==> inputs of job 4612 <==
==> flow/design.v <==
module DECODER_UNIT
(input wire [1:0]            alu_fun,
output reg arith_enable,logic_enable,comp_enable,shift_enable);
  always@(*)
  begin
    arith_enable = 1'b0;
    logic_enable = 1'b0;
    comp_enable = 1'b0;
    shift_enable = 1'b0;
    case(alu_fun)
      4'b00:arith_enable = 1'b1;
      4'b01:logic_enable = 1'b1;
      4'b10:comp_enable = 1'b1;
      4'b11:shift_enable = 1'b1;
      default: begin
            arith_enable = 1'b0;
            logic_enable = 1'b0;
            comp_enable =1'b 0;
            shift_enable = 1'b0;
        end
      endcase
  end
endmodule
module ARITHMATIC_UNIT#(parameter alu_width =16)
(
  input wire [alu_width-1:0]  A,B,
  input wire                  clk,rst,
  input wire arith_enable,
  input wire [1:0]            alu_fun,
  output reg                  arith_flag,carry_out,
  output reg [alu_width-1:0]  arith_out);
reg [alu_width:0] arith_out_reg;
wire carry_out_reg;
reg arith_flag_reg;  
always@(posedge clk or negedge rst)
begin
  if(!rst)
    begin
    arith_out <= 16'b0;
    carry_out <= 16'b0;
    arith_flag <= 16'b0;
    end
  else
   begin
    arith_out <= arith_out_reg[alu_width-1:0];
    carry_out <= carry_out_reg;
    arith_flag <= arith_flag_reg;
   end 
end
always@(*)
  begin
    arith_out_reg   = 1'b0  ;
    arith_flag_reg  = 1'b0 ;
      if(arith_enable)
        begin
    case(alu_fun)  
    4'b00:begin
    arith_out_reg   = A+B  ;
    arith_flag_reg  = 1'b1 ;
            end
    4'b01:begin
    arith_out_reg   = A-B  ;
    arith_flag_reg  = 1'b1 ;
           end
    4'b10:begin
    arith_out_reg   = A*B  ;
    arith_flag_reg  = 1'b1 ;
            end
    4'b11:begin
    arith_out_reg   = (B == 0) ? {1'b0, {alu_width{1'b1}}} : A/B  ;
    arith_flag_reg  = 1'b1 ;
           end
          endcase
          end    
end
assign carry_out_reg = arith_out_reg[alu_width] ;
endmodule
module LOGIC_UNIT#(parameter alu_width =16)
(
  input wire [alu_width-1:0]  A,B,
  input wire                  clk,rst,
  input wire logic_enable,
  input wire [1:0]            alu_fun,
  output reg                  logic_flag,
  output reg [alu_width-1:0]  logic_out);
reg [alu_width-1:0] logic_out_reg;
reg logic_flag_reg;
always @ (posedge clk or negedge rst)
 begin 
   if (!rst)
     begin
      logic_out  <= 'b0 ;
      logic_flag <= 'b0 ;	
	 end
   else
     begin   
      logic_out  <= logic_out_reg ;
      logic_flag <= logic_flag_reg ;
	 end
 end	
always@(*)
begin
    logic_out_reg  = 1'b0  ;
    logic_flag_reg = 1'b0 ;
    if(logic_enable)
        begin
    case(alu_fun)  
    4'b00:begin
    logic_out_reg   = A&B  ;
    logic_flag_reg  = 1'b1 ;
            end
    4'b01:begin
    logic_out_reg   = A|B  ;
    logic_flag_reg  = 1'b1 ;
           end
    4'b10:begin
    logic_out_reg   = ~(A&B) ;
    logic_flag_reg  = 1'b1 ;
            end
    4'b11:begin
    logic_out_reg   = ~(A|B) ;
    logic_flag_reg  = 1'b1 ;
           end
          endcase
          end            
end 
endmodule
module comparsion_unit#(parameter alu_width =16)
(
  input wire [alu_width-1:0]  A,B,
  input wire                  clk,rst,
  input wire comp_enable,
  input wire [1:0]            alu_fun,
  output reg                  comp_flag,
  output reg [alu_width-1:0]  comp_out);
reg comp_out_reg ;
reg  comp_flag_reg ;
always @ (posedge clk or negedge rst)
 begin 
   if (!rst)
     begin
      comp_out  <= 'b0 ;
      comp_flag <= 'b0 ;	
	 end
   else
     begin   
      comp_out  <= comp_out_reg ;
      comp_flag <= comp_flag_reg ;
	 end
 end
always@(*)
    begin
      comp_out_reg = 1'b0;
      comp_flag_reg = 1'b0;
      if(comp_enable)
        begin
  case(alu_fun)
      4'b00:begin
      comp_out_reg = 1'b0;
      comp_flag_reg = 1'b1;
      end 
      4'b01:begin
        comp_flag_reg  = 1'b1;
        if(A==B)
           begin
    comp_out_reg = 1'b1;
          end
       else
          begin
    comp_out_reg   = 1'b0;
          end
        end
    4'b10:begin
      comp_flag_reg  = 1'b1 ;
      if(A > B)
        begin
    comp_out_reg   = 1'b1;
        end
    else
        begin
    comp_out_reg   = 1'b0;
        end
        end
    4'b11:begin
      comp_flag_reg  = 1'b1;
      if(A < B)
          begin
    comp_out_reg   = 16'b1;
          end
    else
          begin
    comp_out_reg   = 1'b0;
          end
      end
   endcase
          end
   end
  endmodule
module shift_unit#(parameter alu_width =16)
(
  input wire [alu_width-1:0]  A,B,
  input wire                  clk,rst,
  input wire                shift_enable,
  input wire [1:0]            alu_fun,
  output reg                  shift_flag,
  output reg [alu_width-1:0]  shift_out);
reg [alu_width-1:0]  shift_out_reg ;
reg shift_flag_reg ;
always @ (posedge clk or negedge rst)
 begin 
   if (!rst)
     begin
      shift_out  <= 'b0 ;
      shift_flag <= 'b0 ;	
	 end
   else
     begin   
      shift_out  <= shift_out_reg ;
      shift_flag <= shift_flag_reg ;
	 end
 end
   always@(*)
begin
        shift_out_reg = 1'b0;
        shift_flag_reg = 1'b0;
      if(shift_enable)
        begin
      case(alu_fun)  
        4'b00:begin
        shift_flag_reg = 1'b1;
        shift_out_reg = A >> 1;
        end
        4'b01:begin
        shift_out_reg = A << 1;
        shift_flag_reg = 1'b1;
        end
        4'b10:begin
        shift_flag_reg = 1'b1;
        shift_out_reg = B >> 1;
         end
        4'b11:begin
        shift_flag_reg = 1'b1;
        shift_out_reg = B << 1;
        end
      endcase
end
end 
endmodule
module TOP_VIEW#(parameter alu_width =16)
(
  input wire [alu_width-1:0]    A,B,
  input wire                    clk,rst,
  input wire [3:0]              alu_fun,
  output wire                   arith_flag,carry_out,logic_flag,comp_flag,shift_flag,
  output wire [alu_width-1:0]   arith_out,logic_out,comp_out,shift_out
  );
wire                  comp_enable ;
wire                  shift_enable ;
wire                  logic_enable ;
wire                  arith_enable ;
  DECODER_UNIT U_decoder(
  .alu_fun(alu_fun[3:2]),
  .arith_enable(arith_enable),
  .logic_enable(logic_enable),
  .shift_enable(shift_enable),
  .comp_enable(comp_enable)
  );
  ARITHMATIC_UNIT U_arithmatic(
  .A(A),
  .arith_enable(arith_enable),
  .B(B),
  .clk(clk),
  .rst(rst),
  .alu_fun(alu_fun[1:0]),
  .arith_out(arith_out),
  .arith_flag(arith_flag),
  .carry_out(carry_out)
  );
   LOGIC_UNIT U_logic(
  .A(A),
  .logic_enable(logic_enable),
  .B(B),
  .clk(clk),
  .rst(rst),
  .alu_fun(alu_fun[1:0]),
  .logic_out(logic_out),
  .logic_flag(logic_flag)
   );
   comparsion_unit U_comp (
  .A(A),
  .comp_enable(comp_enable),
  .B(B),
  .clk(clk),
  .rst(rst),
  .alu_fun(alu_fun[1:0]),
  .comp_out(comp_out),
  .comp_flag(comp_flag)
  );
  shift_unit U_shift(
  .A(A),
  .shift_enable(shift_enable),
  .B(B),
  .clk(clk),
  .rst(rst),
  .alu_fun(alu_fun[1:0]),
  .shift_out(shift_out),
  .shift_flag(shift_flag)
  );
endmodule
==> flow/run.sh <==
#!/bin/bash
# the make line also repeats each setting of config.mk as NAME=value (left out here)
make -C /OpenROAD-flow-scripts/flow DESIGN_CONFIG=/design/flow/config.mk WORK_HOME=/design/flow/orfs CLKGATE_MAP_FILE= finish
==> flow/config.mk <==
export PLATFORM = sky130hd
export DESIGN_NAME = TOP_VIEW
export DESIGN_NICKNAME = TOP_VIEW
export VERILOG_FILES = /design/flow/design.v
export SDC_FILE = /design/flow/constraint.sdc
export NUM_CORES = 4
export LEC_CHECK = 0
export ABC_AREA = 1
export CAP_MARGIN = 20
export CORE_MARGIN = 2
export CORE_UTILIZATION = 68
export CTS_CLUSTER_SIZE = 72
export PLACE_DENSITY = 0.65
export SLEW_MARGIN = 20
export TNS_END_PERCENT = 80
==> flow/constraint.sdc <==
create_clock -name core_clock -period 29.9 [get_ports {clk}]
set_input_delay 5.9800 -clock core_clock [delete_from_list [all_inputs] [get_ports {clk}]]
set_output_delay 5.9800 -clock core_clock [all_outputs]
set_load 0.01 [all_outputs]
==> inputs of job 3362, as changes to job 4612 <==
Settings changed: ABC_AREA 1 to default, CORE_UTILIZATION 68 to 58, CTS_CLUSTER_DIAMETER from default to 40, CTS_CLUSTER_SIZE 72 to default, PLACE_DENSITY 0.65 to default, SETUP_SLACK_MARGIN from default to 4.58, TNS_END_PERCENT 80 to default.
==> flow/constraint.sdc (replaced) <==
create_clock -name core_clock -period 23.4 [get_ports {clk}]
set_input_delay 4.6800 -clock core_clock [delete_from_list [all_inputs] [get_ports {clk}]]
set_output_delay 4.6800 -clock core_clock [all_outputs]
set_load 0.01 [all_outputs]
==> inputs of job 7896, as changes to job 4612 <==
Settings changed: ABC_AREA 1 to default, CORE_UTILIZATION 68 to 40, CTS_CLUSTER_SIZE 72 to default, PLACE_DENSITY 0.65 to default, TNS_END_PERCENT 80 to default.
==> flow/constraint.sdc (replaced) <==
create_clock -name core_clock -period 15.4 [get_ports {clk}]
set_input_delay 3.0800 -clock core_clock [delete_from_list [all_inputs] [get_ports {clk}]]
set_output_delay 3.0800 -clock core_clock [all_outputs]
set_load 0.01 [all_outputs]
==> inputs of job 1695, as changes to job 4612 <==
Settings changed: ABC_AREA 1 to default, CORE_UTILIZATION 68 to 66, CTS_CLUSTER_SIZE 72 to default, PLACE_DENSITY 0.65 to default, TNS_END_PERCENT 80 to default.
==> flow/constraint.sdc (replaced) <==
create_clock -name core_clock -period 35.1 [get_ports {clk}]
set_input_delay 7.0200 -clock core_clock [delete_from_list [all_inputs] [get_ports {clk}]]
set_output_delay 7.0200 -clock core_clock [all_outputs]
set_load 0.01 [all_outputs]
==> comparison <==
Job 4612 finished with setup timing left. Job 7896 produced a layout that fails on setup timing. Job 1695 completed without violations. Job 3362 finished but failed the layout checks on setup timing. Against job 3362, the sequential share of layout area of job 1695 is higher by 1.6 points. The highest via count belongs to job 3362, the lowest to job 1695. In flip-flop count, job 1695 and job 3362 do not differ. Non-clock buffer count: job 7896 > job 3362 > job 4612 > job 1695. Between job 1695 and job 7896, the lower clock power is in job 1695 (gap 53%, measured against job 7896). Wire length, highest first: job 3362, job 7896, job 4612, job 1695. Synthesized cell count is the same in job 3362 and job 1695. Total power: job 7896 > job 3362 > job 4612 > job 1695. Of job 3362 and job 4612, job 4612 has the higher critical path depth (gap 69).
==> figures <==
item	job 4612	job 1695	job 7896	job 3362
Result of the run	finished with violations	finished clean	finished with violations	finished with violations
Violated checks	setup timing	-	setup timing	setup timing
GRT met2 Usage	69.86%	70.40%	53.51%	73.19%
Mux area share	0.06193%	5.872%	5.872%	5.872%
N_taps	319	324	525	378
Most repeated cell in the gate-level netlist after synthesis	nand2_1	ha_1	ha_1	ha_1
Worst slew margin relative to its limit	30.16%	23.59%	26.31%	42.15%
Part of the total power dissipated in combinational logic	83.2%	84.4%	86.1%	86.6%
CP peak stage delay	520 ps	530 ps	530 ps	560 ps
Overall via count from detail_route	19199	16769	18320	20093
Multi-input gate share of the layout cell area	68.14%	75.32%	62.98%	64.11%
Multi-Input Combinational	1788	1710	1710	1710
Power attributed to sequential cells	0.0818 mW	0.0687 mW	0.158 mW	0.104 mW
Peak fanout along the critical path	9	11	7	11
Dpl hpwl	41010 um	44460 um	50270 um	48250 um
Number of cells on the critical path	195	129	128	126
Final net count	3049	2583	3125	3089
Total setup violations reported at the end of the flow	2	0	8	4
Total cells reported by yosys after synthesis	2405	2054	2054	2054
Power and IR drop assume default switching activity.
